==> flow/design.v <==
`timescale 1ns/1ns
module Controller(input clk, rst, start, compare, flag, output InitYin, InitW1, InitW2, InitB, InitFlag, InitAlpha, LdX1, LdX2, LdT, Select2, LdYin, LdFlag, LdAlphaT, LdW1, LdW2, LdB,ReadEn,Ready, output [1:0] Select1, Sel1, Sel2);
	reg initYin, initW1, initW2, initB, initFlag, initAlpha, ldX1, ldX2, ldT, select2, ldYin, ldFlag, ldAlphaT, ldW1, ldW2, ldB;
	reg [1:0] select1, sel1, sel2;
	reg [3:0] ns, ps;
	reg ldCnt, cntDown;
	reg readEn, ready;
	wire co;
	reg [7:0] Cout;
	always@(ps, start, co, compare, flag)begin
		ns = 4'b0;
		case(ps)
			4'b0000: begin
				ns = (start)? 4'b0001 : 4'b0000;
			  end
			4'b0001: begin
				ns = 4'b0010;
				end
			4'b0010: begin
				ns = 4'b0011;
				end
			4'b0011: begin
				ns = 4'b0100;
				end
			4'b0100: begin
				ns = 4'b0101;
				end
			4'b0101: begin
				ns = compare ? 4'b0110 : 4'b1010;
				end
			4'b0110: begin
				ns = 4'b0111;
				end
			4'b0111: begin
				ns = 4'b1000;
				end
			4'b1000: begin
				ns = 4'b1001;
				end
			4'b1001: begin
				ns = 4'b1010;
				end
			4'b1010: begin
				ns = (co == 0) ? 4'b0010 : 
				     (flag == 1) ? 4'b1011 : 
				     (flag == 0) ? 4'b0000 : 4'b1010;
				end
			4'b1011: begin
			  ns = 4'b0010;
			  end
			default: ns = 4'b0000;
		endcase
	end
	always@(ps)begin
		{initYin, initW1, initW2, initB, initFlag, ldCnt, initAlpha, ldX1, ldX2, ldT, cntDown, select2, ldYin, ldFlag, ldAlphaT, ldW1, ldW2, ldB} = 18'b0;
		readEn = 1'b0;
		ready = 1'b0;
		select1 = 2'b0;
		sel1 = 2'b0;
		sel2 = 2'b0;
		case(ps)
			4'b0000: begin
				ready = 1;
			  end
			4'b0001: begin
				initW1 = 1;
				initW2 = 1;
				initB = 1;
				initYin = 1;
				ldCnt = 1;
				initAlpha = 1;
				end
			4'b0010: begin
				ldX1 = 1;
				ldX2 = 1;
				ldT = 1;
				cntDown = 1;
				readEn = 1;
				end
			4'b0011: begin
				sel1 = 2'b00;
				sel2 = 2'b01;
				select1 = 2'b01;
				select2 = 1;
				ldYin = 1;
				end
			4'b0100: begin
				sel1 = 2'b01;
				sel2 = 2'b10;
				select1 = 2'b00;
				select2 = 1;
				ldYin = 1;
				end
			4'b0101: begin
				end
			4'b0110: begin
				sel1 = 2'b10;
				sel2 = 2'b0;
				ldAlphaT = 1;
				ldFlag = 1;
				end
			4'b0111: begin
				sel1 = 2'b11;
				sel2 = 2'b01;
				select2 = 1;
				select1 = 2'b10;
				ldW1 = 1;
				end
			4'b1000: begin
				sel1 = 2'b11;
				sel2 = 2'b10;
				select2 = 1;
				select1 = 2'b11;
				ldW2 = 1;
				end
			4'b1001: begin
				select2 = 0;
				select1 = 2'b01;
				ldB = 1;
				end
			4'b1010: begin
				end
			4'b1011: begin
			  ldCnt = 1;
			  initFlag = 1;
			  end
		endcase
	end
	always@(posedge clk,posedge rst)begin
		if(rst) ps <= 4'b0000;
		else ps <= ns;
	end
	always@(posedge clk, posedge rst)begin
	  if(rst)
	    Cout = 8'b11001000;
	  else begin
	    if(ldCnt) Cout <= 8'b11001000;
	    else if(cntDown) Cout <= Cout - 1;
	  end
  end
  assign co = ~|{Cout};
  assign InitYin = initYin;
  assign InitW1 = initW1;
  assign InitW2 = initW2;
  assign InitB = initB;
  assign InitFlag = initFlag;
  assign LdCnt = ldCnt;
  assign InitAlpha = initAlpha;
  assign LdX1 = ldX1;
  assign LdX2 = ldX2;
  assign LdT = ldT;
  assign CntDown = cntDown;
  assign Select1 = select1;
  assign Select2 = select2;
  assign LdYin = ldYin;
  assign LdFlag = ldFlag;
  assign LdAlphaT = ldAlphaT;
  assign LdW1 = ldW1;
  assign LdW2 = ldW2;
  assign LdB = ldB;
  assign Sel1 = sel1;
  assign Sel2 = sel2;
  assign ReadEn = readEn;
  assign Ready = ready;
endmodule
`timescale 1ns/1ns
module FlagReg(input clk,rst,loadData,initVal, output out);
  reg outData;
  assign out = outData;
  always@(posedge clk, posedge rst)begin
    if(rst) outData <= 1'b0;
    else
    begin
      if(initVal) outData <= 1'b0;
      else
    begin
    if (loadData) outData <= 1'b1;
    else outData <= outData;
    end
  end
  end
endmodule
`timescale 1ns/1ns
module Reg2bit(input clk,rst,loadData,initVal, input [1:0] inData, output[1:0] out);
  reg [1:0] outData;
  assign out = outData;
  always@(posedge clk, posedge rst)begin
    if(rst) outData <= 2'b0;
    else
    begin
      if(initVal) outData <= 2'b0;
      else
    begin
    if (loadData) outData <= inData;
    else outData <= outData;
    end
  end
  end
endmodule
`timescale 1ns/1ns
module Reg3bit(input clk,rst,loadData,initVal, input [2:0] inData, output[2:0] out);
  reg [2:0] outData;
  assign out = outData;
  always@(posedge clk, posedge rst)begin
    if(rst) outData <= 3'b0;
    else
    begin
      if(initVal) outData <= 3'b0;
      else
    begin
    if (loadData) outData <= inData;
    else outData <= outData;
    end
  end
  end
endmodule
`timescale 1ns/1ns
module Reg7bit(input clk,rst,loadData,initVal, input [6:0] inData, output[6:0] out);
  reg [6:0] outData;
  assign out = outData;
  always@(posedge clk, posedge rst)begin
    if(rst) outData <= 7'b0;
    else
    begin
      if(initVal) outData <= 7'b0;
      else
    begin
    if (loadData) outData <= inData;
    else outData <= outData;
    end
  end
  end
endmodule
`timescale 1ns/1ns
module Reg14bit(input clk,rst,loadData,initVal, input [13:0] inData, output[13:0] out);
  reg [13:0] outData;
  assign out = outData;
  always@(posedge clk, posedge rst)begin
    if(rst) outData <= 14'b0;
    else
    begin
      if(initVal) outData <= 14'b0;
      else
    begin
    if (loadData) outData <= inData;
    else outData <= outData;
    end
  end
  end
endmodule
`timescale 1ns/1ns
module Mux2to1(input select, input [13:0]in1,in2, output [13:0]MuxOut);
  assign MuxOut = ~select ? in1 : in2;
endmodule
`timescale 1ns/1ns
module Mux4to1(input [1:0]select, input [13:0]in1,in2,in3,in4, output [13:0]MuxOut);
  assign MuxOut = select==2'b00 ? in1 :
          select==2'b01 ? in2 :
          select==2'b10 ? in3 :
          select==2'b11 ? in4 : 14'bz;
endmodule
`timescale 1ns/1ns
module adder( input [13:0] op1, op2, output [13:0] result );
  assign result = op1 + op2;
endmodule
`timescale 1ns/1ns
module multiplier( input [13:0] op1, op2, output [13:0] result );
  wire [27:0] w;
  wire signed [13:0] operand1,operand2;
  assign operand1 = op1;
  assign operand2 = op2;
  assign w = operand1 * operand2;
  assign result = w[21:8];
endmodule
`timescale 1ns/1ns
module DataPath(input clk,rst, input [6:0] x1Data,x2Data, input [1:0] tData, input InitYin, InitW1, InitW2, InitB, InitFlag, InitAlpha, LdX1, LdX2, LdT, Select2, LdYin, LdFlag, LdAlphaT, LdW1, LdW2, LdB, input [1:0]  Select1, Sel1, Sel2, output compare, flag, output[1:0] signYin, output[13:0] w1,w2,b,Yin);
  wire [6:0] x1,x2;
  wire [1:0] t;
  wire [2:0] alpha,alphaT;
  wire [13:0] AddOut,MultOut,MultOp1,MultOp2,AddOp1,AddOp2;
  wire [13:0] castedT,castedAlphaT,castedAlpha,castedX1,castedX2;
  assign castedT = t[1] ? {4'b1111, t, 8'b0}: {4'b0, t, 8'b0};
  assign castedAlphaT = alphaT[2] ? {5'b11111, alphaT, 6'b0}: {5'b0, alphaT, 6'b0};
  assign castedAlpha = alpha[2] ? {5'b11111, alpha, 6'b0}: {5'b0, alpha, 6'b0};
  assign castedX1 = x1[6] ? {3'b111, x1, 4'b0}: {3'b0, x1, 4'b0};
  assign castedX2 = x2[6] ? {3'b111, x2, 4'b0}: {3'b0, x2, 4'b0};
  FlagReg FLAG(clk,rst,LdFlag,InitFlag, flag);
  Reg2bit T(clk,rst,LdT,1'b0,tData,t);
  Reg3bit ALPHA(clk,rst,InitAlpha,1'b0,3'b011, alpha);
  Reg3bit ALPHAT(clk,rst,LdAlphaT,1'b0,MultOut[8:6], alphaT);
  Reg7bit X1(clk,rst,LdX1,1'b0,x1Data, x1);
  Reg7bit X2(clk,rst,LdX2,1'b0,x2Data, x2);
  Reg14bit W1(clk,rst,LdW1,InitW1,AddOut, w1);
  Reg14bit W2(clk,rst,LdW2,InitW2,AddOut, w2);
  Reg14bit B (clk,rst,LdB,InitB,AddOut, b);
  Reg14bit YIN (clk,rst,LdYin,InitYin,AddOut, Yin);
  Mux4to1 MULTOP1(Sel1,w1,w2,castedT,castedAlphaT, MultOp1);
  Mux4to1 MULTOP2(Sel2,castedAlpha,castedX1,castedX2,14'b0, MultOp2);
  Mux4to1 ADDOP1(Select1,Yin,b,w1,w2, AddOp1);
  Mux2to1 ADDOP2(Select2,castedAlphaT,MultOut, AddOp2);
  multiplier MULTIPLIER(MultOp1,MultOp2, MultOut);
  adder ADDER(AddOp1,AddOp2, AddOut);
  assign compare = (Yin == 14'b0) ? 1 : (Yin[13] ^ t[1]);
  assign signYin = Yin[13] ? 2'b11 : 2'b01;  
endmodule
`timescale 1ns/1ns
module LearningMachine(input clk,rst, start, input [6:0] x1Data,x2Data, input [1:0] tData, output[1:0] signYin, output[13:0] w1,w2,b,Yin,output ReadEn, Ready);
  wire [1:0]Select1, Sel1, Sel2;
  wire  flag, InitYin, InitW1, InitW2, InitB, InitFlag, InitAlpha, LdX1, LdX2, LdT, Select2, LdYin, LdFlag, LdAlphaT, LdW1, LdW2, LdB;
  Controller controller(clk, rst, start, compare, flag, InitYin, InitW1, InitW2, InitB, InitFlag, InitAlpha, LdX1, LdX2, LdT, Select2, LdYin, LdFlag, LdAlphaT, LdW1, LdW2, LdB, ReadEn, Ready, Select1, Sel1, Sel2);
  DataPath datapath(clk,rst, x1Data,x2Data, tData, InitYin, InitW1, InitW2, InitB, InitFlag, InitAlpha, LdX1, LdX2, LdT, Select2, LdYin, LdFlag, LdAlphaT, LdW1, LdW2, LdB, Select1, Sel1, Sel2, compare, flag, signYin, w1,w2,b,Yin);
endmodule
==> flow/run.sh <==
#!/bin/bash
# the make line also repeats each setting of config.mk as NAME=value (left out here)
make -C /OpenROAD-flow-scripts/flow DESIGN_CONFIG=/design/flow/config.mk WORK_HOME=/design/flow/orfs CLKGATE_MAP_FILE= finish
==> flow/config.mk <==
export PLATFORM = sky130hd
export DESIGN_NAME = LearningMachine
export DESIGN_NICKNAME = LearningMachine
export VERILOG_FILES = /design/flow/design.v
export SDC_FILE = /design/flow/constraint.sdc
export NUM_CORES = 4
export LEC_CHECK = 0
export ABC_AREA = 1
export CAP_MARGIN = 10
export CORE_MARGIN = 2
export CORE_UTILIZATION = 25
export GPL_ROUTABILITY_DRIVEN = 1
export MAX_ROUTING_LAYER = met4
export MIN_ROUTING_LAYER = met1
export PLACE_DENSITY_LB_ADDON = 0.2
export SLEW_MARGIN = 20
==> flow/constraint.sdc <==
create_clock -name core_clock -period 9.59 [get_ports {clk}]
set_input_delay 1.9180 -clock core_clock [delete_from_list [all_inputs] [get_ports {clk}]]
set_output_delay 1.9180 -clock core_clock [all_outputs]
set_load 0.01 [all_outputs]
==> results of run 1 <==
-- through the flow --
step / cell area [um^2] / std cells / util [%] / setup WS (ns) / hold WS, ns
global route: 10800 / 1738 / 29.8 / 0.256 / 0.476
global placement: 10500 / 1722 / 28.9 / 1.23 / 0.448
floorplan: 9160 / 1191 / - / 2.00 / 0.423
finish: 10800 / 1738 / 29.8 / 1.05 / 0.457
detailed placement: 10500 / 1722 / 28.9 / 1.11 / 0.448
CTS: 10800 / 1738 / 29.8 / 1.06 / 0.464
-- final cells by class --
cell class / count / share of cell area, %
sequential: 89 / 20.6
tap: 468 / 5.41
timing repair buffer: 90 / 8.02
multi-input combinational: 844 / 54.9
inverter: 231 / 8.05
clock inverter: 7 / 0.937
clock buffer: 9 / 2.08
-- metal layers --
layer	vias to the layer above	routed length, um
met1	3877	13100
met5	-	0
met3	41	970
met4	0	651
met2	189	13800
li1	3889	-
==> summary.txt, run 1 <==
The implementation run finished. STA classifies the critical path endpoint as a flop. According to the timing report, the critical path is captured at datapath.W2.outData[13]. Width of the die landed at 195 um. Number of stages on the worst setup path landed at 43. Routed wire length landed at 28.5 mm.

Minimum clock period landed at 8.54 ns. On the critical path the data arrives at 8.77 ns. Entering global routing, the biggest net connects 66 pins. Residual antenna-violating net count after detailed routing landed at 0. Count of distinct cell types in the synthesized netlist landed at 45. The worst setup path is launched from a flop. Looking at the clock tree report, the root buffer type is sky130_fd_sc_hd__clkbuf_16. The largest total area in the synthesized netlist belongs to sky130_fd_sc_hd__dfrtp_1.

Height of the die landed at 195 um. Placer congestion estimate landed at 0.905.

Per STA, the worst path accumulates the most delay in the family adder cells. The clock tree synthesis step divided the H-tree into 3 levels. HPWL reported at the end of detailed placement landed at 23.5 mm. The top cell type by area accounts for 23.5% of the synthesized area. Number of optimization iterations in the first detailed-route pass landed at 5. Final clock period utilization by the worst path landed at 89.1%. The most common cell in the synthesized netlist is sky130_fd_sc_hd__nand2_1. The critical path starts at controller.ps[1]. Vias after detailed routing landed at 7996.

Of the total synthesized cell area, the portion taken by AND, OR, NAND and NOR gates is 22.5%. At floorplan, the net count of the design was reported as 1370.

Among the stages of the critical path, the cell type that occurs most often is sky130_fd_sc_hd__nand2_1. Among the non-sequential cells, adder cells take the most area. The average instance in the mapped netlist occupies 7.69 um^2. Once iteration 0 of detailed routing completed, the report listed 440 DRC markers. The post-synth count of flops with an enable pin is 0.

Checking max transition, the worst relative margin is 42.0%. Met3 demand-to-capacity share in global routing landed at 1.38%.

The number of setup buffers added after CTS is 0. Number of max-slew violations in the final report landed at 0. Adder-cell share of the synthesized area landed at 28.7%. The final layout contains 1444 nets.

Residual DRC count landed at 0. Worst setup skew after layout landed at 0.0115 ns. In the Yosys report, the sequential cells make up 24.3% of the chip area.

Combined area of the multi-input logic cells landed at 5940 um^2. Counting endpoints that fail hold in the final report gives 0. Per STA, the highest per-stage delay on the worst path measures 0.57 ns.

The core region is 36300 um^2. Area of the mapped netlist landed at 9160 um^2. Share of synthesized area spent on multiplexers landed at 0%. The placement report lists the number of port buffers as 77. In this run, CTS created clock tree buffers numbering 9. Number of gates resized after cts landed at 0. TritonCTS built the clock tree. STA lists the endpoint of the worst register-to-register path as datapath.W2.outData[13].

Clock transition at the register clock pins on the worst setup and hold paths after CTS landed at 0.07 ns. For this run, the script counts the antenna cells in the layout as 0. Mean number of vias per cell landed at 4.60. The tool flagged a number of max-cap violations equal to 0. According to the timing report, the data required time at the worst endpoint equals 9.82 ns.

Setup TNS after final layout landed at 0 ns. Number of rows in the core area landed at 70. Largest fanout on the critical path landed at 8. Sum of buffers and inverters on the critical path landed at 7. Overall routing resource usage recorded by global route was 15.9%. The script logs the mean routed wire length per placed instance as 16.4 um. Total overflow reported by the global router landed at 0. Yosys attributes the largest share of cell area to sky130_fd_sc_hd__dfrtp_1, sky130_fd_sc_hd__fa_1, sky130_fd_sc_hd__nand2_1, sky130_fd_sc_hd__ha_1, sky130_fd_sc_hd__inv_1.

OpenROAD emitted warnings numbering 29. Count of mapped cells out of synthesis landed at 1191. The first global-routing pass estimated 45.7 mm of wire. For the worst-skew pair, the clock arrives at the later sink with an insertion delay of 0.35 ns. Number of antenna violations at the first check in global routing landed at 0. The CTS log lists the clock sinks for this run as 89. After synthesis, the share of flip-flops with an asynchronous set or reset is 100%.

Number of synthesized register bits landed at 89. For this design, the CTS-stage hold fixing added 0 buffers. Setup repair after global routing left no endpoint under its margin. The area taken by sequential standard cells is reported as 2230 um^2.

The min-delay analysis places its worst path in the category flop to flop. Global routing used 26.6% of the available met2 tracks. The flow ran to the end and the layout has no timing, DRC or antenna violations. By count the netlist is led by sky130_fd_sc_hd__nand2_1, sky130_fd_sc_hd__inv_1, sky130_fd_sc_hd__o21ai_0. Looking at the critical path, the single cell with the biggest stage delay is sky130_fd_sc_hd__fa_1. For hold timing, the worst endpoint is datapath.ALPHA.outData[0]. The worst-case reg-to-reg setup slack stands at 1.05 ns. The launch point of the worst register-to-register path is recorded as controller.ps[1]. The worst hold path passes through 2 cells. Count of endpoints failing setup in the final report landed at 0. In the synthesized netlist the dominant register cell turns out to be sky130_fd_sc_hd__dfrtp_1. Summed standard-cell area reported by yosys landed at 9160 um^2. Area share of and-or/or-and cells after synthesis landed at 11.9%. Per the hold report, the tightest min-delay path originates at datapath.ALPHA.outData[0].

Relative area change from synthesis to final layout landed at 18.1%. Cell count of the worst reg-to-reg path landed at 43. The worst setup path is of the flop to flop kind. Based on the critical path, the design can be clocked at up to 117 MHz. For this design the top-level I/O count stands at 79. Per the Yosys statistics, synthesis produced 1191 cells.

Yosys synthesis warning count landed at 10. Layout filler cell count landed at 3891.

Per the synthesis report, the XOR/XNOR share of the synthesized area is 1.63%. Global routing usage on met1 landed at 20.5%. Via count of the first global-routing pass landed at 8137. Once the floorplan was initialized, standard cells occupied 25.2% of the core.

Total die area landed at 38200 um^2. Maximum buffer depth of the clock tree landed at 2. For the pin with the worst max-slew slack, the measured transition is 0.870 ns. Per the GRT log, the top usage layer is met2.
==> inputs of run 2 (changes only) <==
- ABC_AREA: 1 -> unset
- CORE_MARGIN: 2 -> 6
- CORE_UTILIZATION: 25 -> 55
- CTS_CLUSTER_DIAMETER: unset -> 201
- CTS_CLUSTER_SIZE: unset -> 94
- GPL_ROUTABILITY_DRIVEN: 1 -> unset
- GPL_TIMING_DRIVEN: unset -> 0
- PLACE_DENSITY: unset -> 0.35
- PLACE_DENSITY_LB_ADDON: 0.2 -> unset
- clock period: 9.59 -> 9.61 ns (I/O delays scaled with it)
==> summary.txt, run 2 <==
The implementation run finished. The run finished with no timing, DRC or antenna violations. The count of nets left with antenna violations once routing finished came out at 0. Summing the areas of all xor and xnor instances in the mapped netlist gives 5.02% of the synthesized area. In the post-synthesis netlist, the biggest area contributors are sky130_fd_sc_hd__dfrtp_1, sky130_fd_sc_hd__fa_1, sky130_fd_sc_hd__ha_1, sky130_fd_sc_hd__nand2_1, sky130_fd_sc_hd__inv_1. Checking max transition, the worst relative margin is 43.1%.

According to the timing report, the critical path is launched from controller.ps[1]. Final clock period utilization by the worst path landed at 95.4%. Critical path data required time landed at 9.90 ns.

Number of hold violations in the final report landed at 0. Number of clock buffers inserted by TritonCTS landed at 9. Number of rows in the core area landed at 46. In the synthesized netlist, the cells that appear most often are sky130_fd_sc_hd__nand2_1, sky130_fd_sc_hd__inv_1, sky130_fd_sc_hd__dfrtp_1. After synthesis, the design contains 976 cells according to Yosys. Met1 routed wirelength after detailed routing landed at 11.2 mm. Counting every net in the synthesized netlist gives 1155.

Count of flip-flops with a built-in enable after synthesis landed at 0. The worst register-to-register path ends at datapath.YIN.outData[13]. The most critical hold endpoint after final layout shows a slack of 0.484 ns. Met2 wirelength from detailed routing landed at 11.3 mm. Entering global routing, the biggest net connects 76 pins.

Per the detail_route log, the uppermost layer with routed signals is met4. Average wire length per cell after detail routing landed at 19.0 um. At the end of the flow, the number of nets in the layout was 1244. Detailed placement finished with a half-perimeter wire length of 19.9 mm.

The flow measured a signed area growth from synthesis to layout of 15.4%. For this run, the register share of the synthesized area comes to 24.9%. Looking at the worst setup and hold paths, the clock pins of their registers show a slew of 0.08 ns. Mean number of vias per cell landed at 5.64. Measured along the y axis, the die boundary spans 140 um. The worst setup path is captured at a flop. After the first detailed-routing iteration, the DRC count stood at 464. First-pass GRT wire length landed at 39.9 mm. Via count of the first global-routing pass landed at 7424. Total die area landed at 19500 um^2. The later pin in the worst-skew pair is clocked with a latency of 0.36 ns. Per the CTS log, the root buffer master is sky130_fd_sc_hd__clkbuf_16. By instance count, the leading cell after synthesis is sky130_fd_sc_hd__nand2_1.

Core utilization before placement landed at 56.3%. Cell count of the worst reg-to-reg path landed at 33. Count of placed standard cells including taps landed at 1270.

Count of endpoints failing setup in the final report landed at 0. Antenna cell count landed at 0. TritonCTS built the clock tree. In this run the register-to-register setup slack is 0.45 ns. Summed over its instances, the top area cell type makes up 24.0% of the synthesized netlist area. The highest clock rate this design can be run at is 109 MHz. The most used flip-flop cell after synthesis is sky130_fd_sc_hd__dfrtp_1. The worst setup path is launched from a flop. During synthesis, Yosys emitted a total of 10 warnings. Setup TNS after final layout landed at 0 ns. On the critical path the data arrives at 9.46 ns. In this design, the critical path's most frequently occurring cell is sky130_fd_sc_hd__fa_1. The most critical min-delay path falls under flop to flop. For the pin with the worst max-slew slack, the measured transition is 0.853 ns. Area of the placeable core landed at 15900 um^2. In the detailed route, the total length drawn on met3 is 1.22 mm. In this run the critical register-to-register path is launched from controller.ps[1]. Each instance of the synthesized netlist takes up on average 9.17 um^2. Per the OpenROAD floorplan log, the width of the die is 140 um. In the hold report, the worst path ends at datapath.X1.outData[2]. Yosys reported that registers with async set or reset make up 100%. Number of antenna violations at the first check in global routing landed at 0. Along the critical path, the tally of buffer and inverter instances is 6. Looking at the critical path, the single cell with the biggest stage delay is sky130_fd_sc_hd__fa_1. Number of max-cap violations landed at 0.

Counting flops and latches in the post-synthesis netlist gives 89. Per the synthesis report, the dominant area consumer among library cells is sky130_fd_sc_hd__dfrtp_1.

The worst setup path is of the flop to flop kind. Total routing resource utilization after global routing landed at 26.5%. Excluding fillers, the count of instances in the completed layout stands at 1286. For this design the top-level I/O count stands at 79. The report gives the cell count of the worst hold path as 2. Largest fanout on the critical path landed at 10. In this run the most critical hold path is launched from datapath.X1.outData[2]. Total overflow reported by the global router landed at 0. For this design, the sink count on the clock tree is 89. For this run, the chip area from Yosys synthesis comes to 8950 um^2.

Number of stages on the worst setup path landed at 33. Setup repair after global routing left no endpoint under its margin.

Placer congestion estimate landed at 0.901. Count of mapped cells out of synthesis landed at 976. Number of optimization iterations in the first detailed-route pass landed at 5.

Area share of and-or/or-and cells after synthesis landed at 13.6%. Area of the mapped netlist landed at 8950 um^2. Among the non-sequential cells, adder cells take the most area. Maximum buffer depth of the clock tree landed at 2. Minimum clock period landed at 9.16 ns. In this run, the synthesized area fraction spent on and/or/nand/nor cells is recorded as 16.3%. Pins over their slew limit in the final report were tallied at 0. The largest single stage delay on the critical path is 0.56 ns. Vias after detailed routing landed at 7259.

Quantity of I/O buffers inserted on ports landed at 77. The capture point of the critical path was reported as datapath.YIN.outData[13]. In the post-route report, total wirelength is listed as 24.4 mm. Count of distinct cell types in the synthesized netlist landed at 70. Worst setup skew after layout landed at 0.0132 ns. Share of synthesized area spent on multiplexers landed at 4.60%. OpenROAD warning count landed at 31. Once the clock tree was built, the setup fixing pass inserted 0 buffers. After detailed routing, the number of remaining DRC violations is 0. Number of H-tree levels landed at 3. The synthesized netlist devotes 29.5% of its cell area to adder and majority cells. In this design, the largest share of critical-path delay is due to adder cells.

run 2: timing repair:
item | CTS | global route
setup endpoints to repair | 0 | 4
hold buffers | 0 | 0
resized | 0 | 9
run 2: final cells by class:
class / instances / area (um^2)
buffer: 38 / 181
clock buffer: 10 / 229
clock inverter: 6 / 56.3
fill: 1387 / 5550
inverter: 96 / 365
multi-input combinational: 753 / 6200
sequential: 89 / 2230
tap: 216 / 270
timing repair buffer: 78 / 798
run 2: metal layers:
metal  global-route usage (%)  vias up
li1                         -     3438
met1                     37.0     3568
met2                     40.3      210
met3                     3.63       43
met4                     8.57        0
met5                        -        -
run 2: stage by stage:
step                      setup slack (ns)  cell area [um^2]  utilization, %
after global routing                0.0246             10300            65.0
after floorplan                       1.55              8950               -
after detailed placement             0.353             10000            63.1
after CTS                            0.293             10300            64.9
after global placement               0.358              9990            62.9
final                                0.447             10300            65.0
==> inputs of run 3 (changes only) <==
- ABC_AREA: unset -> 1
- CAP_MARGIN: 10 -> 20
- CORE_MARGIN: 6 -> 2
- CORE_UTILIZATION: 55 -> 72
- CTS_CLUSTER_DIAMETER: 201 -> 223
- CTS_CLUSTER_SIZE: 94 -> 37
- GPL_TIMING_DRIVEN: 0 -> unset
- MAX_ROUTING_LAYER: met4 -> unset
- MIN_ROUTING_LAYER: met1 -> unset
- PLACE_DENSITY: 0.35 -> unset
- PLACE_DENSITY_LB_ADDON: unset -> 0.16
- SETUP_SLACK_MARGIN: unset -> 2.13
- TNS_END_PERCENT: unset -> 45
- clock period: 9.61 -> 7.94 ns (I/O delays scaled with it)
==> summary.txt, run 3 <==
Implementation results. Width of the die landed at 117 um. Async set-reset flop share out of synthesis landed at 100%. For reference, XOR and XNOR gates occupy 1.63% of the area reported after synthesis. The flow halted during global routing. Post-synthesis area per instance landed at 7.69 um^2. The run stopped with a tool error.

The synthesized netlist was found by Yosys to have 1191 cells. Sorting the Yosys area breakdown by cell type puts at the top sky130_fd_sc_hd__dfrtp_1. Number of H-tree levels landed at 3. The die is 117 um tall. The tool reported: "[ERROR DPL-0038] Utilization greater than 100%, impossible to legalize". Ranked by total cell area, the synthesized netlist is headed by sky130_fd_sc_hd__dfrtp_1, sky130_fd_sc_hd__fa_1, sky130_fd_sc_hd__nand2_1, sky130_fd_sc_hd__ha_1, sky130_fd_sc_hd__inv_1. The synthesized netlist occupies a cell area of 9160 um^2. Count of mapped cells out of synthesis landed at 1191. Quantity of I/O buffers inserted on ports landed at 77.

In this run the standard cell core region covers 12500 um^2. Placer congestion estimate landed at 1.00. The area recorded from the Yosys report for this design is 9160 um^2.

The synthesis run shows multiplexers occupying 0% of the cell area. The cell-mix breakdown from Yosys lists the simple-gate area share as 22.5%. Sequential-to-total area share from yosys stat landed at 24.3%. The post-synth count of flops with an enable pin is 0. Grouping non-sequential cells by family puts the most area in adder cells. For this run the detailed placement stage logged an HPWL of 20.9 mm.

CTS placed an instance of sky130_fd_sc_hd__clkbuf_16 at the clock tree root. The net count after synthesis is 1370. In this run the core area contains 41 standard-cell rows.

Count of distinct cell types in the synthesized netlist landed at 45. The cell-mix breakdown from Yosys lists the adder-cell area share as 28.7%. Maximum buffer depth of the clock tree landed at 2.

In the synthesized netlist the dominant register cell turns out to be sky130_fd_sc_hd__dfrtp_1. In the synthesized netlist, the cells that appear most often are sky130_fd_sc_hd__nand2_1, sky130_fd_sc_hd__inv_1, sky130_fd_sc_hd__o21ai_0. Pin placement for this block handled 79 I/O pins.

TritonCTS created 9 clock buffers. Area share of and-or/or-and cells after synthesis landed at 11.9%. Number of synthesized register bits landed at 89. The chip occupies 13600 um^2. Sink count of the clock tree landed at 89. Sorting the synthesis cell report by count puts at the top sky130_fd_sc_hd__nand2_1.

Core utilization before placement landed at 73.2%. Counting the warning lines in the Yosys log gives 10. Area fraction of the dominant cell type after synthesis landed at 23.5%.
[run 3: what timing repair did]
item	CTS
setup endpoints to repair	54
hold buffers	0
gates cloned	1
gates resized	115
setup buffers	64
pin swaps	79
[run 3: metrics by stage]
step,area (um^2),std cells,worst slack (ns),util (%)
3_3_place_gp,10400,1428,0.386,83.2
4_1_cts,11700,1509,0.721,93.6
3_5_place_dp,10400,1428,0.123,83.2
2_1_floorplan,9480,1191,0.973,-
==> inputs of run 4 (changes only) <==
- ABC_AREA: 1 -> 0
- CAP_MARGIN: 20 -> 35
- CORE_UTILIZATION: 72 -> 68
- CTS_CLUSTER_DIAMETER: 223 -> unset
- CTS_CLUSTER_SIZE: 37 -> unset
- GPL_ROUTABILITY_DRIVEN: unset -> 0
- MAX_ROUTING_LAYER: unset -> met5
- PLACE_DENSITY_LB_ADDON: 0.16 -> 0.19
- SETUP_SLACK_MARGIN: 2.13 -> unset
- TNS_END_PERCENT: 45 -> unset
- clock period: 7.94 -> 6.03 ns (I/O delays scaled with it)
==> summary.txt, run 4 <==
Implementation results. The run stopped with a tool error. It got as far as clock tree synthesis and failed there. The first error in the log reads "[ERROR DPL-0033] detailed placement checks failed during check placement". Count of distinct cell types in the synthesized netlist landed at 70. The initial utilization of the core area, before any placement, comes to 70.4%. Number of rows in the core area landed at 41. Measured against the total synthesized area, the mux share comes to 4.60%. HPWL reported at the end of detailed placement landed at 24.5 mm.

Counting every net in the synthesized netlist gives 1155. The synthesis report names the predominant flop master as sky130_fd_sc_hd__dfrtp_1. Summing the areas of all compound-gate instances in the mapped netlist gives 13.6% of the synthesized area.

The synthesized design devotes to its leading area cell type 24.0% of total area. Among the non-sequential cells, adder cells take the most area. Count of placed standard cells including taps landed at 1375. Adder-cell share of the synthesized area landed at 29.5%. Async set-reset flop share out of synthesis landed at 100%. In this run the count of I/O pins placed on the die edge is 79. Count of flip-flops with a built-in enable after synthesis landed at 0.

By area the synthesized netlist is led by sky130_fd_sc_hd__dfrtp_1, sky130_fd_sc_hd__fa_1, sky130_fd_sc_hd__ha_1, sky130_fd_sc_hd__nand2_1, sky130_fd_sc_hd__inv_1. Post-synthesis area per instance landed at 9.17 um^2. Number of synthesized register bits landed at 89. Width of the die landed at 119 um. The synthesized netlist devotes 5.02% of its cell area to XOR and XNOR gates. By instance count, the leading cell after synthesis is sky130_fd_sc_hd__nand2_1. Post-synthesis share of cell area spent on and, or, nand and nor gates landed at 16.3%. The synth_stat.txt file lists the number of cells as 976.

According to the floorplan report, the die height is 119 um. Total die area landed at 14100 um^2. Counting the warning lines in the Yosys log gives 10. Count of mapped cells out of synthesis landed at 976. Area of the mapped netlist landed at 8950 um^2. Yosys reports a chip area of 8950 um^2. The commonest cells after synthesis are sky130_fd_sc_hd__nand2_1, sky130_fd_sc_hd__inv_1, sky130_fd_sc_hd__dfrtp_1. Sequential-to-total area share from yosys stat landed at 24.9%.

According to the floorplan report, the placeable core area is 12700 um^2. Buffers placed on the I/O ports in this run total 77. The biggest area contributor in the post-synthesis netlist is sky130_fd_sc_hd__dfrtp_1.
run 4: metrics by stage:
step / util (%) / cell area, um^2 / worst slack [ns]
2_1_floorplan: - / 9330 / -1.32
3_3_place_gp: 90.5 / 11500 / -1.47
3_5_place_dp: 90.7 / 11500 / -1.90
==> inputs of run 5 (changes only) <==
- ABC_AREA: 0 -> 1
- CAP_MARGIN: 35 -> 20
- CORE_UTILIZATION: 68 -> 72
- CTS_CLUSTER_DIAMETER: unset -> 223
- CTS_CLUSTER_SIZE: unset -> 37
- GPL_ROUTABILITY_DRIVEN: 0 -> unset
- MAX_ROUTING_LAYER: met5 -> unset
- PLACE_DENSITY_LB_ADDON: 0.19 -> 0.16
- SETUP_SLACK_MARGIN: unset -> -0.64
- TNS_END_PERCENT: unset -> 40
- clock period: 6.03 -> 6.77 ns (I/O delays scaled with it)
==> summary.txt, run 5 <==
Implementation results. The commonest cells after synthesis are sky130_fd_sc_hd__nand2_1, sky130_fd_sc_hd__inv_1, sky130_fd_sc_hd__o21ai_0. Before any placement, the netlist area is recorded as 9160 um^2. After Yosys synthesis, and, or, nand and nor cells account for 22.5% of the synthesized area. The synthesis run shows multiplexers occupying 0% of the cell area. The H-tree was split into 3 levels. The floorplan step defined a core boundary enclosing 12500 um^2. The clock drives 89 sinks. Among the non-sequential cells, adder cells take the most area. Buffers inserted during clock tree synthesis total 9. Total overflow reported by the global router landed at 1610.

Number of placed I/O pins landed at 79. Before placement the cells fill 73.2% of the core. Per the CTS log, the root buffer master is sky130_fd_sc_hd__clkbuf_16. Count of distinct cell types in the synthesized netlist landed at 45. In this run the mean area of a mapped cell was 7.69 um^2. The run stopped with a tool error.

Async set-reset flop share out of synthesis landed at 100%. The commonest register cell is sky130_fd_sc_hd__dfrtp_1. For this run, the number of Yosys warnings is 10. Placer congestion estimate landed at 0.988. Progress stopped at global routing. Sorting the Yosys area breakdown by cell type puts at the top sky130_fd_sc_hd__dfrtp_1. Adder-cell share of the synthesized area landed at 28.7%. Area share of and-or/or-and cells after synthesis landed at 11.9%. The tool reported: "[ERROR GRT-0232] Routing congestion too high. Check the congestion heatmap in the GUI". The chip occupies 13600 um^2.

Fraction of synthesized cell area in xor and xnor cells landed at 1.63%. Global routing used 106% of the available tracks across all layers. Once detailed placement completed, the half-perimeter wirelength came to 23.7 mm. Measured along the y axis, the die boundary spans 117 um. Maximum buffer depth of the clock tree landed at 2.

Cell count listed in synth_stat.txt landed at 1191. Sequential-to-total area share from yosys stat landed at 24.3%. Yosys reported a register bit count of 89. The buffer_ports step reported a buffer count of 77. For this run the top cell type by instance count after synthesis was sky130_fd_sc_hd__nand2_1. The horizontal die dimension reported for this design is 117 um. For reference, the placement row count at floorplan is 41. Cell area reported after detailed placement landed at 11300 um^2. Sorting the synthesized cells by area gives the leading types as sky130_fd_sc_hd__dfrtp_1, sky130_fd_sc_hd__fa_1, sky130_fd_sc_hd__nand2_1, sky130_fd_sc_hd__ha_1, sky130_fd_sc_hd__inv_1. Per the post-synthesis report, the nets total 1370. In this run the biggest area consumer among cell types represents 23.5% of the synthesized area. Per the post-synthesis report, the number of cells in the design is 1191. Count of flip-flops with a built-in enable after synthesis landed at 0. The area recorded from the Yosys report for this design is 9160 um^2.
[run 5: per-stage QoR]
stage	TNS (ns)	std cells	hold WS, ns	setup WS, ns
CTS	-12.34	1597	0.506	-0.633
detailed placement	-24.22	1572	0.491	-1.11
global placement	-13.55	1572	0.466	-0.759
floorplan	-6.94	1191	0.423	-0.640
[run 5: routing by layer]
| metal | overflow | track usage [%] |
|---|---|---|
| met1 | 20 | 89.3 |
| met2 | 1227 | 146 |
| met3 | 20 | 75.3 |
| met4 | 337 | 123 |
| met5 | 6 | 45.6 |
[run 5: repair_timing]
item                                    4_1_cts
gates resized                                45
hold buffers                                  0
endpoints found under the setup margin       26
pin swaps                                    25
buffers inserted                             15
==> inputs of run 6 (changes only) <==
- ABC_AREA: 1 -> unset
- CAP_MARGIN: 20 -> 0
- CTS_CLUSTER_DIAMETER: 223 -> 31
- CTS_CLUSTER_SIZE: 37 -> unset
- HOLD_SLACK_MARGIN: unset -> -0.09
- MAX_ROUTING_LAYER: unset -> met4
- PLACE_DENSITY: unset -> 0.35
- PLACE_DENSITY_LB_ADDON: 0.16 -> unset
- SETUP_SLACK_MARGIN: -0.64 -> unset
- clock period: 6.77 -> 7.0 ns (I/O delays scaled with it)
==> summary.txt, run 6 <==
Implementation results. Before placement the cells fill 74.2% of the core. The count of buffers added on input and output ports is 77. Yosys stat counts 976 cells in the synthesized netlist. Sequential-to-total area share from yosys stat landed at 24.9%. Post-synthesis area per instance landed at 9.17 um^2.

The main area contributors are sky130_fd_sc_hd__dfrtp_1, sky130_fd_sc_hd__fa_1, sky130_fd_sc_hd__ha_1, sky130_fd_sc_hd__nand2_1, sky130_fd_sc_hd__inv_1. Count of distinct cell types in the synthesized netlist landed at 70. The synthesized netlist has a Yosys-reported chip area of 8950 um^2. The first error in the log reads "[ERROR DPL-0033] detailed placement checks failed during check placement". Synthesis inferred 89 register bits. The commonest register cell is sky130_fd_sc_hd__dfrtp_1. The floorplan step defined a core boundary enclosing 12100 um^2. The cell-mix breakdown from Yosys lists the simple-gate area share as 16.3%. During I/O placement, the number of pins put on the boundary was 79.

The report lists the number of standard-cell rows as 40. In this run, the synthesized area fraction spent on adder and majority cells is recorded as 29.5%. Placer congestion estimate landed at 1.00. Total die area landed at 13300 um^2. In the post-synthesis netlist, the cell with the most instances is sky130_fd_sc_hd__nand2_1.

Area of the mapped netlist landed at 8950 um^2. HPWL reported at the end of detailed placement landed at 23.8 mm. Height of the die landed at 116 um.

Per the run summary, the flow got no further than clock tree synthesis. Count of mapped cells out of synthesis landed at 976. Async set-reset flop share out of synthesis landed at 100%.

Summing all multiplexer cells gives an area fraction of 4.60%. Yosys synthesis warning count landed at 10. The cell type that accounts for the most area after synthesis is sky130_fd_sc_hd__dfrtp_1. After synthesis, the most frequently instantiated cells are sky130_fd_sc_hd__nand2_1, sky130_fd_sc_hd__inv_1, sky130_fd_sc_hd__dfrtp_1.

The flow did not finish. The synthesized netlist devotes 13.6% of its cell area to compound gates. The cell-mix breakdown from Yosys lists the XOR/XNOR area share as 5.02%. Count of flip-flops with a built-in enable after synthesis landed at 0. Area fraction of the dominant cell type after synthesis landed at 24.0%. When the netlist entered floorplanning its net count stood at 1155.

Width of the die landed at 116 um. Grouping non-sequential cells by family puts the most area in adder cells.
run 6: metrics by stage:
step           setup TNS (ns)  std cells  area [um^2]  setup WS (ns)
3_5_place_dp           -11.86       1343        11300         -0.780
3_3_place_gp            -6.36       1343        11300         -0.525
2_1_floorplan           -1.22        976         9270         -0.353
==> inputs of run 7 (changes only) <==
- CAP_MARGIN: 0 -> 20
- CELL_PAD_IN_SITES_GLOBAL_PLACEMENT: unset -> 0
- CORE_ASPECT_RATIO: unset -> 0.66
- CORE_MARGIN: 2 -> 9
- CORE_UTILIZATION: 72 -> 67
- CTS_CLUSTER_DIAMETER: 31 -> 251
- GPL_TIMING_DRIVEN: unset -> 0
- MAX_ROUTING_LAYER: met4 -> met5
- PLACE_DENSITY: 0.35 -> unset
- PLACE_DENSITY_LB_ADDON: unset -> 0.24
- TNS_END_PERCENT: 40 -> unset
- clock period: 7.0 -> 13.0 ns (I/O delays scaled with it)
==> summary.txt, run 7 <==
The implementation run finished. Before CTS, the worst setup slack after placement is 3.50 ns. STA classifies the critical path startpoint as a flop.

TritonCTS built the clock tree. The synthesized netlist was found by Yosys to have 976 cells. The share of the core area taken by cells at floorplan is 70.4%.

The area recorded from the Yosys report for this design is 8950 um^2. Mean number of vias per cell landed at 6.24. Layout filler cell count landed at 851. As logged by OpenROAD, the buffers inserted on ports number 77. Count of placed standard cells including taps landed at 1229.

Count of endpoints failing setup in the final report landed at 0. Area share of and-or/or-and cells after synthesis landed at 13.6%. The synthesis report names the predominant flop master as sky130_fd_sc_hd__dfrtp_1. Headroom to the max-slew limit came out at 27.7%. Number of optimization iterations in the first detailed-route pass landed at 6.

Cell area reported after detailed placement landed at 9970 um^2. Total die area landed at 17900 um^2. Fraction of the core area covered by cells at the end of the flow landed at 80.8%. The detailed router placed 7766 vias in this run. Once iteration 0 of detailed routing completed, the report listed 629 DRC markers. The skew report gives the latency at the later pin of the worst-skew pair as 0.35 ns. Number of synthesized register bits landed at 89.

The clock passes through at most 2 buffers. Looking at the reg2reg group, the worst path ends at datapath.YIN.outData[13]. The slowest stage of the critical path belongs to the cell sky130_fd_sc_hd__o21ai_0.

Area of the placeable core landed at 12700 um^2. Final non-filler cell area landed at 10300 um^2. Count of mapped cells out of synthesis landed at 976. In this run the remaining antenna-violating nets after routing total 0. Looking at the hold checks, the worst path lands on datapath.X1.outData[6]. In this run, the synthesized area fraction spent on xor and xnor cells is recorded as 5.02%. Width of the die landed at 160 um. Delay of the slowest cell on the worst path landed at 0.85 ns.

Data on the critical path arrives at its endpoint at 10.19 ns. Worst setup skew after layout landed at 0.0120 ns. The timing report notes that buffer and inverter cells on the critical path total 5. The synthesis run identifies the leading combinational cell family as adder cells.

OpenSTA lists the critical path endpoint as datapath.YIN.outData[13]. Met1 routed wirelength after detailed routing landed at 10.4 mm. Relative to the synthesized area, the layout overhead comes to 14.8%. Number of stages on the worst setup path landed at 36. Registers take 2230 um^2.

Setup slack of the most critical reg-to-reg path landed at 3.10 ns. The required time at the worst endpoint is listed as 13.29 ns. Per STA, the startpoint of the critical path is controller.ps[2]. Hold is met by 0.478 ns.

In the Yosys stats the netlist draws on 70 distinct library cells. Per the detail_route report, inserted antenna diodes total 0. Per the synthesis report, the single largest cell type by area occupies 24.0% of cell area. Placer congestion estimate landed at 0.989. Note that the worst hold path type here is flop to flop. sky130_fd_sc_hd__nand2_1 is the most common cell in the netlist. Number of cells in the finished layout apart from fillers landed at 1245. First-pass GRT wire length landed at 41.2 mm. In this run the count of I/O pins placed on the die edge is 79. Total routing resource utilization after global routing landed at 28.4%. Buffer count from post-CTS setup fixing landed at 0.

Broken down by cell family, the worst path's largest delay share belongs to adder cells. In this run the top signal layer used is met4. Sorting the synthesized cells by how often they occur yields sky130_fd_sc_hd__nand2_1, sky130_fd_sc_hd__inv_1, sky130_fd_sc_hd__dfrtp_1.

The HPWL after detailed placement is 20.5 mm. Counting the buffers created by CTS gives 9. The startpoint identified for the worst register-to-register timing path is controller.ps[2]. Number of hold violations in the final report landed at 0. Number of nets in the final layout landed at 1244. The synthesized netlist occupies a cell area of 8950 um^2. CTS saw 89 sinks. Hold buffer count at CTS landed at 0.

STA classifies the critical path endpoint as a flop. Number of gates resized after cts landed at 0. Combined area of the multi-input logic cells landed at 6180 um^2. By area the synthesized netlist is led by sky130_fd_sc_hd__dfrtp_1, sky130_fd_sc_hd__fa_1, sky130_fd_sc_hd__ha_1, sky130_fd_sc_hd__nand2_1, sky130_fd_sc_hd__inv_1. Share of synthesized area spent on multiplexers landed at 4.60%. Count of flip-flops with a built-in enable after synthesis landed at 0. Setup TNS after final layout landed at 0 ns.

The launch point of the worst min-delay path is recorded as datapath.X1.outData[6]. Each instance of the synthesized netlist takes up on average 9.17 um^2. Once routing completed, OpenROAD measured the worst setup slack at 3.10 ns. Cell depth of the worst min-delay path landed at 2. Number of max-slew violations in the final report landed at 0. Summed over all layers, the routed wires come to 25.6 mm.

The cell type that accounts for the most area after synthesis is sky130_fd_sc_hd__dfrtp_1. Average wire length per cell after detail routing landed at 20.5 um. Looking at the clock tree report, the root buffer type is sky130_fd_sc_hd__clkbuf_16. Of the total synthesized cell area, the portion taken by full adders, half adders and majority gates is 29.5%. Via count of the first global-routing pass landed at 7827. Measured in cells, the most critical reg-to-reg path has a length of 36. In the routed design, unresolved DRC markers number 0. Height of the die landed at 112 um. Number of rows in the core area landed at 33. In the CTS report, the clock slew at the register clock pins of the worst setup and hold paths is listed as 0.08 ns.

Async set-reset flop share out of synthesis landed at 100%. Entering global routing, the biggest net connects 57 pins. Largest fanout on the critical path landed at 10.

Met2 wirelength from detailed routing landed at 11.6 mm. The run finished with no timing, DRC or antenna violations. After synthesis, flip-flops and latches occupy 24.9% of the total area. Number of antenna violations at the first check in global routing landed at 0. Met3 layer wire length in the routed design landed at 3.14 mm. For the finished layout, the period the worst path requires is 9.90 ns. Setup repair after global routing left no endpoint under its margin. Number of max-cap violations landed at 0.

Net count entering floorplan landed at 1155. For reference, the most critical setup path is categorized as flop to flop. Derived from the worst setup path, the maximum achievable clock frequency is 101 MHz.

Summed over all layers, the global routing overflow is 0. Number of H-tree levels landed at 3. Final clock period utilization by the worst path landed at 76.1%. Slew of the pin with the lowest slew margin landed at 1.07 ns. OpenROAD emitted warnings numbering 29. The cell-mix breakdown from Yosys lists the simple-gate area share as 16.3%. The warning tally printed by Yosys for this design is 10.
## run 7: metal layers
metal / track usage (%) / up-vias
li1: - / 3433
met1: 38.2 / 3789
met2: 44.9 / 494
met3: 8.54 / 50
met4: 5.26 / 0
met5: 0 / -
## run 7: cell type report
class                   count  share of cell area (%)
plain buffers              38                    1.74
clock buffers               9                    2.19
clock inverters             7                   0.791
inverters                  96                    3.53
multi-input cells         753                    60.1
flip-flops and latches     89                    21.7
well taps                 175                    2.13
repair buffers             78                    7.77
==> inputs of run 8 (changes only) <==
- ABC_AREA: unset -> 1
- CAP_MARGIN: 20 -> 40
- CELL_PAD_IN_SITES_GLOBAL_PLACEMENT: 0 -> unset
- CORE_ASPECT_RATIO: 0.66 -> unset
- CORE_MARGIN: 9 -> 2
- CORE_UTILIZATION: 67 -> 72
- CTS_CLUSTER_DIAMETER: 251 -> 223
- CTS_CLUSTER_SIZE: unset -> 90
- GPL_TIMING_DRIVEN: 0 -> unset
- HOLD_SLACK_MARGIN: -0.09 -> unset
- MAX_ROUTING_LAYER: met5 -> unset
- PLACE_DENSITY_LB_ADDON: 0.24 -> 0.16
- clock period: 13.0 -> 6.79 ns (I/O delays scaled with it)
==> summary.txt, run 8 <==
Implementation results. Count of flip-flops with a built-in enable after synthesis landed at 0. Cell count listed in synth_stat.txt landed at 1191. Yosys reports that the most numerous cell types are sky130_fd_sc_hd__nand2_1, sky130_fd_sc_hd__inv_1, sky130_fd_sc_hd__o21ai_0.

Number of placed I/O pins landed at 79. Per the OpenROAD floorplan log, the area of the die is 13600 um^2. The average instance in the mapped netlist occupies 7.69 um^2. The largest total area in the synthesized netlist belongs to sky130_fd_sc_hd__dfrtp_1. The number of different library cells used by synthesis comes to 45. Net count entering floorplan landed at 1370. Area of the mapped netlist landed at 9160 um^2.

The flow did not finish. The cell count after synthesis came out at 1191. Counting the warning lines in the Yosys log gives 10.

Number of synthesized register bits landed at 89. Summed standard-cell area reported by yosys landed at 9160 um^2. The flow stopped in clock tree synthesis. Fraction of synthesized cell area in xor and xnor cells landed at 1.63%. In the synthesized netlist the dominant register cell turns out to be sky130_fd_sc_hd__dfrtp_1.

Count of placed standard cells including taps landed at 1566. Sequential-to-total area share from yosys stat landed at 24.3%. In the post-synthesis netlist, the biggest area contributors are sky130_fd_sc_hd__dfrtp_1, sky130_fd_sc_hd__fa_1, sky130_fd_sc_hd__nand2_1, sky130_fd_sc_hd__ha_1, sky130_fd_sc_hd__inv_1.

sky130_fd_sc_hd__nand2_1 is the most common cell in the netlist. Worst slack at placement landed at -0.858 ns. Adder-cell share of the synthesized area landed at 28.7%. The first error in the log reads "[ERROR DPL-0038] Utilization greater than 100%, impossible to legalize". Grouping non-sequential cells by family puts the most area in adder cells. Summing all multiplexer cells gives an area fraction of 0%. The placement stage leaves a total instance area of 11500 um^2. Of the total synthesized cell area, the portion taken by AND, OR, NAND and NOR gates is 22.5%. The die is 117 um wide.

Placer congestion estimate landed at 1.03. The wire-length estimate of the detail-placed layout is 25.1 mm. Height of the die landed at 117 um. The placement report lists the number of port buffers as 77. Async set-reset flop share out of synthesis landed at 100%.

The cell-mix breakdown from Yosys lists the compound-gate area share as 11.9%. Number of rows in the core area landed at 41. Core utilization before placement landed at 73.2%. Of the post-synthesis cell area, the dominant cell type holds 23.5%.

Area of the placeable core landed at 12500 um^2.
==> inputs of run 9 (changes only) <==
- ABC_AREA: 1 -> unset
- CAP_MARGIN: 40 -> 20
- CORE_UTILIZATION: 72 -> 61
- CTS_CLUSTER_DIAMETER: 223 -> unset
- CTS_CLUSTER_SIZE: 90 -> unset
- PLACE_DENSITY_LB_ADDON: 0.16 -> unset
- clock period: 6.79 -> 5.98 ns (I/O delays scaled with it)
==> summary.txt, run 9 <==
The implementation run finished. Counting both buffers and inverters, the worst setup path holds a total of 5. The script logs the mean routed wire length per placed instance as 25.0 um. Number of stages on the worst setup path landed at 33.

The post-synth register bit count is 89. STA lists the endpoint of the worst register-to-register path as datapath.B.outData[13]. Minimum clock period landed at 8.00 ns. Per the synth stats, the flop cell with the highest instance count is sky130_fd_sc_hd__dfrtp_1. Largest fanout on the critical path landed at 7. The slowest stage of the critical path is the sky130_fd_sc_hd__fa_1 cell. Number of rows in the core area landed at 44. Sequential-to-total area share from yosys stat landed at 24.9%. The checks that failed: negative setup slack. CTS built an H-tree with a depth of 3. In the final design database the tool counted 1448 nets.

Number of cells in the finished layout apart from fillers landed at 1458. The cell area that synthesis handed to floorplanning was 8950 um^2. The run reported a max-capacitance violation count of 0. The count of buffers added on input and output ports is 77.

For this run the detailed placement stage logged an HPWL of 21.8 mm. The worst setup path is of the flop to flop kind. Slew of the pin with the lowest slew margin landed at 1.39 ns. Ranked by total cell area, the synthesized netlist is headed by sky130_fd_sc_hd__dfrtp_1, sky130_fd_sc_hd__fa_1, sky130_fd_sc_hd__ha_1, sky130_fd_sc_hd__nand2_1, sky130_fd_sc_hd__inv_1. After detailed routing, the total wire length is 36.5 mm. First-pass GRT wire length landed at 49.4 mm. The flow ran to the end, but the layout failed its checks.

Critical path data required time landed at 6.25 ns. Count of flip-flops with a built-in enable after synthesis landed at 0. The largest single stage delay on the critical path is 0.57 ns. The area growth from synthesis to layout is 47.0%. Number of antenna violations at the first check in global routing landed at 0. Measured against the total synthesized area, the mux share comes to 4.60%. OpenROAD warning count landed at 34.

Once detail routing completed, the nets flagged for antenna violations numbered 0. The chip occupies 15700 um^2. For reference, full adder, half adder and majority cells occupy 29.5% of the area reported after synthesis. Yosys synthesis warning count landed at 10. The largest total area in the synthesized netlist belongs to sky130_fd_sc_hd__dfrtp_1. Core utilization before placement landed at 62.1%. Net count entering floorplan landed at 1155. Number of placed I/O pins landed at 79. Per the detail_route report, DRC violations left total 0. Antenna cell count landed at 0. Post-synthesis share of cell area spent on and, or, nand and nor gates landed at 16.3%. The routed layout has 9480 vias. Worst setup skew after layout landed at 0.0130 ns.

Once layout is complete, the utilization of the core stands at 91.2%. In the final report, the number of endpoints failing setup comes to 46.

Total routing resource utilization after global routing landed at 40.5%. The synth_stat.txt file lists the number of cells as 976. Entering global routing, the biggest net connects 61 pins. Worst slew margin relative to its limit landed at 7.24%.

Summing the areas of all compound-gate instances in the mapped netlist gives 13.6% of the synthesized area. Summed standard-cell area reported by yosys landed at 8950 um^2. Grouping stages by cell kind, the critical path spends the most delay in adder cells.

STA lists the startpoint of the worst register-to-register path as controller.ps[0]. The report puts the hold buffer count at CTS at 0. Cell depth of the worst min-delay path landed at 2. TritonCTS built the clock tree. Number of max-slew violations in the final report landed at 0. According to the hold report, the worst path is of the flop to flop type. Per the synthesis report, the XOR/XNOR share of the synthesized area is 5.02%. A synthesized cell averages 9.17 um^2.

Sink count of the clock tree landed at 89. In the synthesized netlist, the number of instances is 976. Counting cells, the worst reg-to-reg path comes to 33. Tightest hold margin landed at 0.479 ns.

Insertion delay at the late pin of the worst-skew pair landed at 0.36 ns. CTS reports a maximum clock tree buffer depth of 2. In this run, placement finished with an instance count of 1402. The commonest cells after synthesis are sky130_fd_sc_hd__nand2_1, sky130_fd_sc_hd__inv_1, sky130_fd_sc_hd__dfrtp_1.

The worst-case reg-to-reg setup slack stands at -2.02 ns. Fill cells in the final layout number 576. The first TritonRoute pass finished after 10 iterations. For reference, the top logic cell family by area is adder cells.

In this run the most critical hold path is launched from datapath.X2.outData[3]. The final hold violation count recorded for this run is 0. DRC violation total after the first TritonRoute iteration landed at 1103. Per the OpenROAD floorplan log, the area of the core is 14400 um^2. Mean number of vias per cell landed at 6.50. The most common cell in the synthesized netlist is sky130_fd_sc_hd__nand2_1.

The most numerous cell type found on the critical path is sky130_fd_sc_hd__fa_1. The tree is rooted in a sky130_fd_sc_hd__clkbuf_16. After synthesis, the share of flip-flops with an asynchronous set or reset is 100%.

Total overflow reported by the global router landed at 0. The final critical path takes up 134% of the cycle. From bottom edge to top edge, the die measures 125 um. Worst path arrival time landed at 8.27 ns. Number of clock buffers inserted by TritonCTS landed at 9. Count of distinct cell types in the synthesized netlist landed at 70. Worst setup slack after layout landed at -2.02 ns.

The worst setup path is captured at a flop. Clock transition at the register clock pins on the worst setup and hold paths after CTS landed at 0.07 ns. Static timing analysis puts the maximum clock frequency at 125 MHz. Setup repair after global routing could not meet its margin everywhere.

According to the floorplan report, the die width is 125 um. The final weighted congestion recorded by global placement is 0.916. For reference, the critical path is captured by datapath.B.outData[13]. Looking at the hold checks, the worst path lands on datapath.X2.outData[3].

Area fraction of the dominant cell type after synthesis landed at 24.0%. Via count of the first global-routing pass landed at 9390. The worst setup path is launched from a flop. OpenSTA lists the critical path startpoint as controller.ps[0].
## run 9: per-stage QoR
step / setup slack [ns] / instance area [um^2] / setup TNS (ns)
floorplan: -1.37 / 9350 / -22.71
global placement: -1.51 / 11700 / -36.50
detailed placement: -1.70 / 11700 / -42.79
CTS: -1.58 / 12600 / -39.77
global route: -2.18 / 13200 / -63.60
finish: -2.02 / 13200 / -56.68
## run 9: cell type report
cell class                      instances  area (um^2)  area share [%]
Sequential cell                        89         2230            17.0
Clock inverter                          7         85.1           0.647
Timing Repair Buffer                  320         2750            20.9
Multi-Input combinational cell        753         7270            55.3
Tap cell                              184          230            1.75
Clock buffer                            9          225            1.71
Inverter                               96          364            2.77
## run 9: repair_timing
item | CTS | global route
buffers inserted | 42 | 20
cloned | 0 | 1
resized | 86 | 108
setup endpoints to repair | 44 | 51
pin swaps | 55 | 58
## run 9: routing by layer
metal	up-vias	share of wire [%]	GRT usage, %
li1	3837	-	-
met1	4543	35	51.1
met2	783	46	66.7
met3	317	10	7.10
met4	0	8.5	22.1
met5	-	0	0
==> inputs of run 10 (changes only) <==
- CAP_MARGIN: 20 -> 35
- CORE_ASPECT_RATIO: unset -> 1.51
- CORE_MARGIN: 2 -> 6
- CORE_UTILIZATION: 61 -> 46
- CTS_CLUSTER_DIAMETER: unset -> 201
- CTS_CLUSTER_SIZE: unset -> 94
- GPL_TIMING_DRIVEN: unset -> 1
- MAX_ROUTING_LAYER: unset -> met4
- MIN_ROUTING_LAYER: unset -> met1
- PLACE_DENSITY: unset -> 0.35
- SETUP_SLACK_MARGIN: unset -> -0.73
- TNS_END_PERCENT: unset -> 5
- clock period: 5.98 -> 9.61 ns (I/O delays scaled with it)
==> summary.txt, run 10 <==
The implementation run finished. Number of nets in the final layout landed at 1227. STA lists the startpoint of the worst register-to-register path as controller.ps[1]. Post-CTS repair changed the size of 0 cells. The wire length recorded after detailed routing is 26.0 mm.

Counting pins that exceed their max-slew limit in the final report gives 0. Cell area reported after detailed placement landed at 10000 um^2. Across all checked pins, the minimum headroom to the slew limit is 48.9%.

Subtracting the final worst setup slack from the clock period gives 8.90 ns. Among all cell types in the netlist, the one instantiated most often is sky130_fd_sc_hd__nand2_1. Among cell families on the critical path, the largest total delay comes from adder cells. Tightest hold margin landed at 0.483 ns.

Per the post-synthesis report, the nets total 1155. Vias after detailed routing landed at 7117. Worst path arrival time landed at 9.18 ns.

The first detailed-routing pass ran for 6 iterations. Area share of and-or/or-and cells after synthesis landed at 13.6%. Yosys shows that the main logic family after synthesis is adder cells.

Residual antenna-violating net count after detailed routing landed at 0. Adder-cell share of the synthesized area landed at 29.5%. Per the synthesis report, the number of distinct cell types is 70. Entering global routing, the biggest net connects 66 pins. Together, buffers and inverters on the worst path number 4. Cell count of the worst reg-to-reg path landed at 31. Slew of the pin with the lowest slew margin landed at 0.767 ns. Mean number of vias per cell landed at 5.44. Residual DRC count landed at 0.

The worst setup path is captured at a flop. In this run the critical register-to-register path is captured at datapath.YIN.outData[13]. Async set-reset flop share out of synthesis landed at 100%.

Worst setup skew after layout landed at 0.0125 ns. The later pin in the worst-skew pair is clocked with a latency of 0.34 ns. Setup TNS after final layout landed at 0 ns. Buffers inserted during clock tree synthesis total 9. The Yosys step of the flow raised 10 warnings.

Warnings raised by the tools during the run amount to 31. The average instance in the mapped netlist occupies 9.17 um^2. The launch point of the worst min-delay path is recorded as datapath.X1.outData[2]. According to the dpl log, the detail-placed design has an HPWL of 20.9 mm. The synthesis report lists the most area-consuming cells as sky130_fd_sc_hd__dfrtp_1, sky130_fd_sc_hd__fa_1, sky130_fd_sc_hd__ha_1, sky130_fd_sc_hd__nand2_1, sky130_fd_sc_hd__inv_1. Share of synthesized area spent on multiplexers landed at 4.60%. Walking the critical path from launch to capture passes 31 cell instances. In this run the clock root is driven by a sky130_fd_sc_hd__clkbuf_16. Critical path data required time landed at 9.89 ns.

In the hold timing report, the worst path depth is 2. The largest single stage delay on the critical path is 0.55 ns. Setup slack of the most critical reg-to-reg path landed at 0.71 ns. Endpoints with negative setup slack in the final report add up to 0. Per the GRT congestion report, total overflow comes to 0. STA classifies the critical path startpoint as a flop. The synthesized netlist handed to floorplanning was reported with a cell count of 976. Setup repair after global routing left no endpoint under its margin. After Yosys synthesis, XOR and XNOR cells account for 5.02% of the synthesized area. The tightest min-delay check is of the flop to flop type. Core utilization before placement landed at 47.1%. In this design, the critical path's most frequently occurring cell is sky130_fd_sc_hd__fa_1.

In the synthesized netlist, the cells that appear most often are sky130_fd_sc_hd__nand2_1, sky130_fd_sc_hd__inv_1, sky130_fd_sc_hd__dfrtp_1. The number of antenna violations at the first check in global routing came to 0. In this run, synthesis inferred 0 flip-flops with an integrated enable. The commonest register cell is sky130_fd_sc_hd__dfrtp_1. The report puts the hold buffer count at CTS at 0. Number of H-tree levels landed at 3. The critical path is of the flop to flop type. Maximum buffer depth of the clock tree landed at 2.

Number of max-cap violations landed at 0. The worst path uses 92.6% of the clock period. Sink count of the clock tree landed at 89. Number of placed I/O pins landed at 79.

Total die area landed at 23000 um^2. Post-synthesis share of cell area spent on and, or, nand and nor gates landed at 16.3%. The violation tally recorded at the end of detailed-routing iteration 0 is 451. The cell type that accounts for the most area after synthesis is sky130_fd_sc_hd__dfrtp_1. In this run the cell area of the synthesized design comes to 8950 um^2. Maximum achievable frequency landed at 112 MHz. Placer congestion estimate landed at 0.898. Tracing the worst setup path back leads to its startpoint at controller.ps[1]. Per the detail_route report, routed wire per instance is 19.9 um. Counting endpoints that fail hold in the final report gives 0. Final non-filler cell area landed at 10400 um^2. Per the OpenROAD floorplan log, the height of the die is 183 um. For hold timing, the worst endpoint is datapath.X1.outData[2]. Once synthesis finished, the tally of register bits stood at 89.

Width of the die landed at 126 um. Antenna cell count landed at 0. The report shows a maximum critical-path fanout of 18. First-pass GRT wire length landed at 41.5 mm.

The critical path ends at datapath.YIN.outData[13]. Per the post-CTS timing run, clock transition at the registers of the reported paths is 0.07 ns. The share of the Yosys chip area taken by registers is 24.9%.

Area fraction of the dominant cell type after synthesis landed at 24.0%. The area recorded from the Yosys report for this design is 8950 um^2. Relative area change from synthesis to final layout landed at 15.7%.

Across every metal layer, demand over resource in global routing totals 23.7%. Looking at the critical path, the single cell with the biggest stage delay is sky130_fd_sc_hd__fa_1. TritonCTS built the clock tree. Cell count listed in synth_stat.txt landed at 976.

After clock tree synthesis, the setup repair step added 0 buffers. Via count of the first global-routing pass landed at 7535.

Row generation in the floorplan step produced 62 rows. Port buffering added 77 buffers. Area of the placeable core landed at 19000 um^2.

The run finished with no timing, DRC or antenna violations.
==> run 10: cell type report <==
class | count | area [um^2]
fillers | 1825 | 8650
clock buffers | 10 | 229
inverters | 96 | 362
flip-flops and latches | 89 | 2230
clock inverters | 6 | 67.6
multi-input cells | 753 | 6180
repair buffers | 99 | 963
well taps | 256 | 320
==> run 10: per-layer routing <==
metal	up-vias	global-route usage, %	part of all wire (%)
met3	48	2.44	3.2
met2	181	41.2	51
met1	3490	29.2	43
li1	3398	-	-
met4	0	7.31	3.1
met5	-	-	0
==> run 10: stage by stage <==
| step | utilization [%] | instances | setup slack, ns |
|---|---|---|---|
| final | 54.5 | 1309 | 0.707 |
| after global routing | 54.5 | 1309 | 0.115 |
| after CTS | 54.2 | 1306 | 0.737 |
| after detailed placement | 52.7 | 1290 | 0.763 |
| after global placement | 52.6 | 1288 | 0.914 |
| after floorplan | - | 976 | 1.55 |
